main:
// buck_converter_top
module buck_converter_top #(
    parameter CLK_FREQ = 100_000_000,
    parameter PWM_FREQ = 100_000,
    parameter V_REF = 12'd2048,
    parameter KP = 16'd100,
    parameter KI = 16'd10,
    parameter KD = 16'd5
)(
    input wire clk,
    input wire rst_n,
    input wire [11:0] adc_data,
    input wire adc_valid,
    output wire pwm_out,
    output wire [11:0] voltage_monitor,
    output wire [9:0] duty_cycle_monitor
);
    wire [11:0] voltage_fb;
    wire adc_ready;
    wire [9:0] duty_cycle;
    wire pid_valid;
    adc_interface adc_if (
        .clk(clk),
        .rst_n(rst_n),
        .adc_data(adc_data),
        .adc_valid(adc_valid),
        .voltage_fb(voltage_fb),
        .data_ready(adc_ready)
    );
    pid_controller #(
        .DATA_WIDTH(12),
        .KP(KP),
        .KI(KI),
        .KD(KD),
        .SETPOINT(V_REF)
    ) pid_ctrl (
        .clk(clk),
        .rst_n(rst_n),
        .feedback(voltage_fb),
        .fb_valid(adc_ready),
        .control_out(duty_cycle),
        .out_valid(pid_valid)
    );
    pwm_generator #(
        .CLK_FREQ(CLK_FREQ),
        .PWM_FREQ(PWM_FREQ),
        .PWM_RESOLUTION(10)
    ) pwm_gen (
        .clk(clk),
        .rst_n(rst_n),
        .duty_cycle(duty_cycle),
        .pwm_out(pwm_out)
    );
    assign voltage_monitor = voltage_fb;
    assign duty_cycle_monitor = duty_cycle;
endmodule
Size: about 190 flip-flops, roughly 38 I/O pins.
make LEC_CHECK=0 CAP_MARGIN=20 CELL_PAD_IN_SITES_DETAIL_PLACEMENT=0 CELL_PAD_IN_SITES_GLOBAL_PLACEMENT=0 CORE_MARGIN=10 CORE_UTILIZATION=36 CTS_CLUSTER_DIAMETER=218 CTS_CLUSTER_SIZE=98 GPL_ROUTABILITY_DRIVEN=1 GPL_TIMING_DRIVEN=0 MAX_ROUTING_LAYER=met5 PLACE_DENSITY_LB_ADDON=0.2 SETUP_SLACK_MARGIN=-0.28 SLEW_MARGIN=25 TNS_END_PERCENT=35 finish   # period 2.94 ns
run.sh (not shown) runs the stock make flow with config.mk's settings and CLKGATE_MAP_FILE=.
The layout from main, despite a flow that completed every stage, fails the layout checks, with the failing checks listed as setup timing.
Inputs modified between main and the feature branch:
# main
export LEC_CHECK = 0
export CAP_MARGIN = 20
export CELL_PAD_IN_SITES_DETAIL_PLACEMENT = 0
export CELL_PAD_IN_SITES_GLOBAL_PLACEMENT = 0
export CORE_MARGIN = 10
export CORE_UTILIZATION = 36
export CTS_CLUSTER_DIAMETER = 218
export CTS_CLUSTER_SIZE = 98
export GPL_ROUTABILITY_DRIVEN = 1
export GPL_TIMING_DRIVEN = 0
export MAX_ROUTING_LAYER = met5
export PLACE_DENSITY_LB_ADDON = 0.2
export SETUP_SLACK_MARGIN = -0.28
export SLEW_MARGIN = 25
export TNS_END_PERCENT = 35
create_clock -name core_clock -period 2.94 [get_ports {clk}]
# the feature branch
export LEC_CHECK = 0
export CAP_MARGIN = 20
export CELL_PAD_IN_SITES_DETAIL_PLACEMENT = 0
export CELL_PAD_IN_SITES_GLOBAL_PLACEMENT = 0
export CORE_MARGIN = 10
export CORE_UTILIZATION = 57
export CTS_CLUSTER_DIAMETER = 214
export CTS_CLUSTER_SIZE = 98
export GPL_ROUTABILITY_DRIVEN = 1
export GPL_TIMING_DRIVEN = 0
export MAX_ROUTING_LAYER = met5
export PLACE_DENSITY_LB_ADDON = 0.2
export SETUP_SLACK_MARGIN = 0.25
export SLEW_MARGIN = 25
export TNS_END_PERCENT = 35
create_clock -name core_clock -period 2.94 [get_ports {clk}]
==> results <==
Layout checks on the feature branch: not met. Flow itself completed; violations: setup timing. Between the feature branch and main, the synthesized cell count figures differ only marginally. On detailed placer's ending HPWL, main loses to the feature branch. The sequential share of layout area reported for the feature branch is smaller than that of main by 0.48 points. Taking main as the reference, in the feature branch setup slack has decreased, via count has increased, filler-free cell count of the finished design has decreased. Sort main and the feature branch by global router's overall resource usage asc -> top: main. main → the feature branch: global-route wire length before repair fell 0.95%, final area has increased, via count of the first global-routing pass shows an increase of 4.1%.

========
The RTL this note starts from:
==> flow/design.v <==
module adc_interface (
    input wire clk,
    input wire rst_n,
    input wire [11:0] adc_data,
    input wire adc_valid,
    output reg [11:0] voltage_fb,
    output reg data_ready
);
    always @(posedge clk or negedge rst_n) begin
        if (!rst_n) begin
            voltage_fb <= 12'd0;
            data_ready <= 1'b0;
        end else begin
            if (adc_valid) begin
                voltage_fb <= adc_data;
                data_ready <= 1'b1;
            end else begin
                data_ready <= 1'b0;
            end
        end
    end
endmodule
module pid_controller #(
    parameter DATA_WIDTH = 12,
    parameter KP = 16'd100,
    parameter KI = 16'd10,
    parameter KD = 16'd5,
    parameter SETPOINT = 12'd2048
)(
    input wire clk,
    input wire rst_n,
    input wire [DATA_WIDTH-1:0] feedback,
    input wire fb_valid,
    output reg [9:0] control_out,
    output reg out_valid
);
    reg signed [DATA_WIDTH:0] error;
    reg signed [DATA_WIDTH:0] prev_error;
    reg signed [31:0] integral;
    reg signed [DATA_WIDTH:0] derivative;
    reg signed [31:0] p_term, i_term, d_term;
    reg signed [31:0] pid_sum;
    always @(posedge clk or negedge rst_n) begin
        if (!rst_n) begin
            error <= 0;
            prev_error <= 0;
            integral <= 0;
            derivative <= 0;
            p_term <= 0;
            i_term <= 0;
            d_term <= 0;
            pid_sum <= 0;
            control_out <= 10'd512;
            out_valid <= 1'b0;
        end else if (fb_valid) begin
            error <= SETPOINT - feedback;
            prev_error <= error;
            if (integral + error > 32'sd100000)
                integral <= 32'sd100000;
            else if (integral + error < -32'sd100000)
                integral <= -32'sd100000;
            else
                integral <= integral + error;
            derivative <= error - prev_error;
            p_term <= ($signed({16'd0, KP}) * error) >>> 8;
            i_term <= ($signed({16'd0, KI}) * integral) >>> 16;
            d_term <= ($signed({16'd0, KD}) * derivative) >>> 8;
            pid_sum <= p_term + i_term + d_term + 32'sd512;
            if (pid_sum > 32'sd1023)
                control_out <= 10'd1023;
            else if (pid_sum < 32'sd0)
                control_out <= 10'd0;
            else
                control_out <= pid_sum[9:0];
            out_valid <= 1'b1;
        end else begin
            out_valid <= 1'b0;
        end
    end
endmodule
module pwm_generator #(
    parameter CLK_FREQ = 100_000_000,
    parameter PWM_FREQ = 100_000,
    parameter PWM_RESOLUTION = 10
)(
    input wire clk,
    input wire rst_n,
    input wire [PWM_RESOLUTION-1:0] duty_cycle,
    output reg pwm_out
);
    localparam COUNTER_MAX = CLK_FREQ / PWM_FREQ;
    reg [$clog2(COUNTER_MAX)-1:0] counter;
    reg [PWM_RESOLUTION-1:0] duty_reg;
    reg [PWM_RESOLUTION-1:0] compare_val;
    always @(posedge clk or negedge rst_n) begin
        if (!rst_n) begin
            counter <= 0;
            duty_reg <= 0;
            compare_val <= 0;
            pwm_out <= 1'b0;
        end else begin
            if (counter < COUNTER_MAX - 1) begin
                counter <= counter + 1;
            end else begin
                counter <= 0;
                duty_reg <= duty_cycle;
            end
            compare_val <= (duty_reg * COUNTER_MAX) >> PWM_RESOLUTION;
            pwm_out <= (counter < compare_val) ? 1'b1 : 1'b0;
        end
    end
endmodule
module buck_converter_top #(
    parameter CLK_FREQ = 100_000_000,
    parameter PWM_FREQ = 100_000,
    parameter V_REF = 12'd2048,
    parameter KP = 16'd100,
    parameter KI = 16'd10,
    parameter KD = 16'd5
)(
    input wire clk,
    input wire rst_n,
    input wire [11:0] adc_data,
    input wire adc_valid,
    output wire pwm_out,
    output wire [11:0] voltage_monitor,
    output wire [9:0] duty_cycle_monitor
);
    wire [11:0] voltage_fb;
    wire adc_ready;
    wire [9:0] duty_cycle;
    wire pid_valid;
    adc_interface adc_if (
        .clk(clk),
        .rst_n(rst_n),
        .adc_data(adc_data),
        .adc_valid(adc_valid),
        .voltage_fb(voltage_fb),
        .data_ready(adc_ready)
    );
    pid_controller #(
        .DATA_WIDTH(12),
        .KP(KP),
        .KI(KI),
        .KD(KD),
        .SETPOINT(V_REF)
    ) pid_ctrl (
        .clk(clk),
        .rst_n(rst_n),
        .feedback(voltage_fb),
        .fb_valid(adc_ready),
        .control_out(duty_cycle),
        .out_valid(pid_valid)
    );
    pwm_generator #(
        .CLK_FREQ(CLK_FREQ),
        .PWM_FREQ(PWM_FREQ),
        .PWM_RESOLUTION(10)
    ) pwm_gen (
        .clk(clk),
        .rst_n(rst_n),
        .duty_cycle(duty_cycle),
        .pwm_out(pwm_out)
    );
    assign voltage_monitor = voltage_fb;
    assign duty_cycle_monitor = duty_cycle;
endmodule
Settings: LEC_CHECK=0, ABC_AREA=1, CAP_MARGIN=20, CORE_MARGIN=2, CORE_UTILIZATION=72, CTS_CLUSTER_DIAMETER=33, CTS_CLUSTER_SIZE=36, SETUP_SLACK_MARGIN=-0.2, SLEW_MARGIN=20; clock period 3.01 ns.
The first run never finished: it broke off in global routing (5_1_grt) with GRT-0232.
==> next run, changes <==
--- a/flow/config.mk
+++ b/flow/config.mk
@@ -7,3 +7,2 @@
 export LEC_CHECK = 0
-export ABC_AREA = 1
 export CAP_MARGIN = 20
@@ -12,4 +11,4 @@
 export CTS_CLUSTER_DIAMETER = 33
-export CTS_CLUSTER_SIZE = 36
-export SETUP_SLACK_MARGIN = -0.2
+export PLACE_DENSITY_LB_ADDON = 0.25
+export SETUP_SLACK_MARGIN = 1.19
 export SLEW_MARGIN = 20
==> flow/constraint.sdc (replaced) <==
create_clock -name core_clock -period 4.02 [get_ports {clk}]
set_input_delay 0.8040 -clock core_clock [delete_from_list [all_inputs] [get_ports {clk}]]
set_output_delay 0.8040 -clock core_clock [all_outputs]
set_load 0.01 [all_outputs]
After rerunning:
- The changed run did not get past global routing (5_1_grt), error GRT-0232
- synthesized cell count falls by a quarter to a third
- area after synthesis drops by a few percent
- die size went down by a few percent
==> next run, changes <==
--- a/flow/config.mk
+++ b/flow/config.mk
@@ -7,2 +7,3 @@
 export LEC_CHECK = 0
+export ABC_AREA = 1
 export CAP_MARGIN = 20
@@ -10,5 +11,2 @@
 export CORE_UTILIZATION = 72
-export CTS_CLUSTER_DIAMETER = 33
-export PLACE_DENSITY_LB_ADDON = 0.25
-export SETUP_SLACK_MARGIN = 1.19
 export SLEW_MARGIN = 20
==> flow/constraint.sdc (replaced) <==
create_clock -name core_clock -period 2.93 [get_ports {clk}]
set_input_delay 0.5860 -clock core_clock [delete_from_list [all_inputs] [get_ports {clk}]]
set_output_delay 0.5860 -clock core_clock [all_outputs]
set_load 0.01 [all_outputs]
The new run stopped in global routing (5_1_grt).
Synthesized area climbs by 7.0%.
Die size grows by 6.8%.
Synthesized cell count is higher by 36%.
==> next run, changes <==
--- a/flow/config.mk
+++ b/flow/config.mk
@@ -7,6 +7,5 @@
 export LEC_CHECK = 0
-export ABC_AREA = 1
 export CAP_MARGIN = 20
 export CORE_MARGIN = 2
-export CORE_UTILIZATION = 72
+export CORE_UTILIZATION = 66
 export SLEW_MARGIN = 20
==> flow/constraint.sdc (replaced) <==
create_clock -name core_clock -period 6.17 [get_ports {clk}]
set_input_delay 1.2340 -clock core_clock [delete_from_list [all_inputs] [get_ports {clk}]]
set_output_delay 1.2340 -clock core_clock [all_outputs]
set_load 0.01 [all_outputs]
After rerunning: Now the flow completed without violations; synthesized cell count is lower by 27%; die area is higher by 1.9%; synthesized area shrinks by 6.5%.
